Setup of run A:
==> flow/design.v <==
module control_unit (
    input wire clk,
    input wire reset,
    input wire [3:0] opcode,
    input wire zero_flag,
    input wire carry_flag,
    output reg pc_inc,
    output reg pc_load,
    output reg ir_load,
    output reg acc_load,
    output reg mar_load,
    output reg mdr_load,
    output reg addr_sel,
    output reg mem_write
);
    localparam [2:0] 
        FETCH     = 3'b000,
        DECODE    = 3'b001,
        EXECUTE   = 3'b010,
        MEM_READ  = 3'b011,
        MEM_WRITE = 3'b100;
    reg [2:0] current_state, next_state;
    always @(posedge clk or posedge reset) begin
        if (reset)
            current_state <= FETCH;
        else
            current_state <= next_state;
    end
    always @(*) begin
        next_state = current_state;  
        case (current_state)
            FETCH: next_state = DECODE;
            DECODE: next_state = EXECUTE;
            EXECUTE: begin
                case (opcode)
                    4'b0001, 4'b0010, 4'b0011: next_state = MEM_READ;  
                    4'b0100: next_state = MEM_READ;   
                    4'b0101: next_state = MEM_WRITE;  
                    4'b1001: next_state = FETCH;      
                    4'b1010: next_state = FETCH;      
                    4'b1011: next_state = FETCH;      
                    default: next_state = FETCH;
                endcase
            end
            MEM_READ: next_state = FETCH;
            MEM_WRITE: next_state = FETCH;
            default: next_state = FETCH;
        endcase
    end
always @(*) begin
    pc_inc = 1'b0;
    pc_load = 1'b0;
    ir_load = 1'b0;
    acc_load = 1'b0;
    mar_load = 1'b0;
    mdr_load = 1'b0;
    addr_sel = 1'b0;
    mem_write = 1'b0;
    case (current_state)
        FETCH: begin
            pc_inc = 1'b1;
            ir_load = 1'b1;
        end
        DECODE: begin
            mar_load = 1'b1;
        end
        EXECUTE: begin
            case (opcode)
                4'b0101: begin   
                    mdr_load = 1'b1;
                end
                4'b0110: begin   
                    acc_load = 1'b1;
                end
                4'b0111: begin   
                    acc_load = 1'b1;
                end
                4'b1000: begin   
                    acc_load = 1'b1;
                end
                4'b1001: begin   
                    pc_load = 1'b1;
                end
                4'b1010: begin   
                    pc_load = zero_flag;
                end
                4'b1011: begin   
                    pc_load = carry_flag;
                end
                default: begin   
                end
            endcase
        end
        MEM_READ: begin   
            addr_sel = 1'b1;
            acc_load = 1'b1;
        end
        MEM_WRITE: begin
            addr_sel = 1'b1;
            mem_write = 1'b1;
        end
    endcase
end
endmodule
module datapath (
    input wire clk,
    input wire reset,
    input wire [7:0] data_in,
    input wire pc_inc,
    input wire pc_load,
    input wire ir_load,
    input wire acc_load,
    input wire mar_load,
    input wire mdr_load,
    input wire addr_sel,
    output reg [7:0] instruction,
    output reg [3:0] opcode,
    output reg [3:0] operand,
    output reg [7:0] alu_result,
    output reg zero_flag,
    output reg carry_flag,
    output reg [7:0] data_out,
    output reg [7:0] address
);
    reg [7:0] pc;         
    reg [7:0] acc;        
    reg [7:0] mar;        
    reg [7:0] mdr;        
    reg       carry;      
    reg [8:0] alu_temp;   
    always @(posedge clk or posedge reset) begin
        if (reset)
            instruction <= 8'b0;
        else if (ir_load)
            instruction <= data_in;
    end
    always @(*) begin
        opcode = instruction[7:4];
        operand = instruction[3:0];
    end
    always @(posedge clk or posedge reset) begin
        if (reset)
            pc <= 8'b0;
        else if (pc_load)
            pc <= {4'b0, operand};   
        else if (pc_inc)
            pc <= pc + 1;            
    end
    always @(posedge clk or posedge reset) begin
        if (reset) begin
            acc <= 8'b0;
            carry <= 1'b0;
        end else if (acc_load) begin
            acc <= alu_result;
            carry <= alu_temp[8];
        end
    end
    always @(posedge clk or posedge reset) begin
        if (reset)
            mar <= 8'b0;
        else if (mar_load)
            mar <= {4'b0, operand};  
    end
    always @(posedge clk or posedge reset) begin
        if (reset)
            mdr <= 8'b0;
        else if (mdr_load)
            mdr <= acc;  
    end
    always @(*) begin
        alu_temp = 9'b0;
        case (opcode)
            4'b0001: alu_temp = {1'b0, acc} + {1'b0, data_in};  
            4'b0010: alu_temp = {1'b0, acc} - {1'b0, data_in};  
            4'b0011: alu_temp = acc & data_in;                  
            4'b0100: alu_temp = data_in;                        
            4'b0110: alu_temp = ~{1'b0, acc};                   
            4'b0111: alu_temp = {acc, 1'b0};                    
            4'b1000: alu_temp = {1'b0, acc[7:1]};               
            default: alu_temp = {1'b0, acc};
        endcase
        alu_result = alu_temp[7:0];
        carry_flag = carry;
        zero_flag = (acc == 8'b0);
    end
    always @(*) begin
        data_out = mdr;
        address = (addr_sel) ? mar : pc;
    end
endmodule
module cpu_8bit (
    input wire clk,
    input wire reset,
    input wire [7:0] data_in,
    output wire [7:0] data_out,
    output wire [7:0] address,
    output wire mem_write
);
    wire [7:0] instruction;
    wire [3:0] opcode;
    wire [3:0] operand;
    wire [7:0] alu_result;
    wire zero_flag;
    wire carry_flag;
    wire pc_inc;
    wire pc_load;
    wire ir_load;
    wire acc_load;
    wire mar_load;
    wire mdr_load;
    wire addr_sel;
    control_unit ctrl (
        .clk(clk),
        .reset(reset),
        .opcode(opcode),
        .zero_flag(zero_flag),
        .carry_flag(carry_flag),
        .pc_inc(pc_inc),
        .pc_load(pc_load),
        .ir_load(ir_load),
        .acc_load(acc_load),
        .mar_load(mar_load),
        .mdr_load(mdr_load),
        .addr_sel(addr_sel),
        .mem_write(mem_write)
    );
    datapath dp (
        .clk(clk),
        .reset(reset),
        .data_in(data_in),
        .pc_inc(pc_inc),
        .pc_load(pc_load),
        .ir_load(ir_load),
        .acc_load(acc_load),
        .mar_load(mar_load),
        .mdr_load(mdr_load),
        .addr_sel(addr_sel),
        .instruction(instruction),
        .opcode(opcode),
        .operand(operand),
        .alu_result(alu_result),
        .zero_flag(zero_flag),
        .carry_flag(carry_flag),
        .data_out(data_out),
        .address(address)
    );
endmodule
clock: 2.26 ns
lec_check: 0
abc_area: 1
cap_margin: 20
core_margin: 2
core_utilization: 69
setup_slack_margin: -0.18
slew_margin: 20
run.sh (not shown) runs the stock make flow with config.mk's settings and CLKGATE_MAP_FILE=.
[run A] flow finished | final checks: failed | reasons: setup timing
Changes in run B relative to run A:
Settings: CORE_UTILIZATION now 40, was 69; ABC_AREA no longer set, was 1; SETUP_SLACK_MARGIN no longer set, was -0.18; the clock period (ns, I/O delays scaled along) now 4.0, was 2.26.
[summary]
Finished, but not clean: run A, with setup timing.
Run B | stages: all done | timing, DRC, antenna: all pass
Run B vs run A, combinational power share went down by 4.0 points.
Comparing net count after synthesis for run A and run B, the smaller number came from run B.
Of run A and run B, the run reporting the higher arrival time of data at the critical path endpoint was run A.
Run B vs run A: global-route usage down in run B
Compared with run A, run B shows a required time of the critical path that is 760 ps higher.
[run B vs run A] global routing met3 resource utilization: lower in run B
Placement-stage cell area was higher in run A than in run B.
The lower count of endpoints failing setup in the final report of run A and run B is in run B.
The run showing the greater clock network fraction of total power is run B.
### run B -> run C
Settings: setting CORE_ASPECT_RATIO to 0.67 for the first time; changing CORE_MARGIN from 2 to 4; setting MAX_ROUTING_LAYER to met4 for the first time; setting ABC_AREA to 1 for the first time; changing CORE_UTILIZATION from 40 to 63; setting CTS_CLUSTER_SIZE to 73 for the first time; changing CAP_MARGIN from 20 to 10; setting GPL_TIMING_DRIVEN to 0 for the first time.
## What came out
The setup slack of run C is smaller than that of run B.
Reported for run C and run B, final antenna-violating net count turned out identical to the last digit.
Looking at launching element of the worst setup path, the ctrl.current_state[0]$_DFF_PP0_ result is from run B; the data_in[0] one comes from run C.
Run C vs run B, kind of critical path: primary input to flop vs flop to output port
[compare] base=run B new=run C: worst hold margin shrank by 6.0 ps, critical path depth grew by 13, count of clock-buffer cells in the layout grew by 1, total power after layout shrank by about 2.3%.
Final routed wire length divided by cell count: run C vs run B down about 13%
Against run B, run C reports a buffer count excluding the clock tree in the final layout that is lower.
--- input diff run C..run D ---
Settings: an added SETUP_SLACK_MARGIN of -0.4; a change of CAP_MARGIN from 10 to 20; an added HOLD_SLACK_MARGIN of 0.3; a change of CORE_ASPECT_RATIO from 0.67 to 0.5; a deleted GPL_TIMING_DRIVEN that had been 0; a change of CTS_CLUSTER_SIZE from 73 to 100; a deleted MAX_ROUTING_LAYER that had been met4; an added TNS_END_PERCENT of 15; a change of CORE_UTILIZATION from 63 to 55; a change of CORE_MARGIN from 4 to 2; a deleted ABC_AREA that had been 1; an added CTS_CLUSTER_DIAMETER of 216.
Findings:
- Measured against each other, run D and run C differ in final area, the lower figure coming from run C.
- Summary of the comparison: maximum clock frequency is higher in run D, relative to run C.
- Maximum resistive drop on vdd ended up about 27% lower on run D than on run C.
- Core util | run D vs run C | run D lower
- Re static leakage power: run D and run C aren't equal, and the lower value belongs to run D.
- Changes observed in run D relative to run C: shortest period the worst path allows went down 160 ps, share of the clock period used by the worst path after layout moved down, hold slack went down by 3.1 ps, via count of the first global-routing pass -9.8%.
Inputs modified between run D and run E:
Settings: a deleted CORE_ASPECT_RATIO that had been 0.5; a deleted HOLD_SLACK_MARGIN that had been 0.3.
Going from run D to run E, the count of clock-buffer cells in the layout was found to have gone down by 1. Taking run D as the reference, in run E first-pass GRT wire length fell by 3.3%; final instance area fell by about 0.8%; routed wire length dropped about 8%.
Input-level comparison between run F and run E:
Settings: clearing SETUP_SLACK_MARGIN, which used to be -0.4; clearing CTS_CLUSTER_DIAMETER, which used to be 216; swapping 55 for 62 in CORE_UTILIZATION; clearing CTS_CLUSTER_SIZE, which used to be 100; putting ABC_AREA at 1 where nothing was set; swapping 4.0 for 3.33 in the clock period (ns, I/O delays scaled along).
Results
Across both runs, sequential share of layout area was higher for run F than for run E. Smallest setup slack after layout (lower): run F. Run E → run F: die span in x now smaller, part of the power in combinational logic lost 1.4 points, non-clock buffer count lost 6, multi-input combinational gate total now larger, total routed wire length on the met1 layer increased about 0.3%. Re number of instances in the synthesized netlist: run F is about 33% up on run E. The largest incremental delay on the critical path on run E is in line with that on run F. On worst-case setup slack after placement: between run F and run E, it ends up higher for run E.
Power and IR drop assume default switching activity.
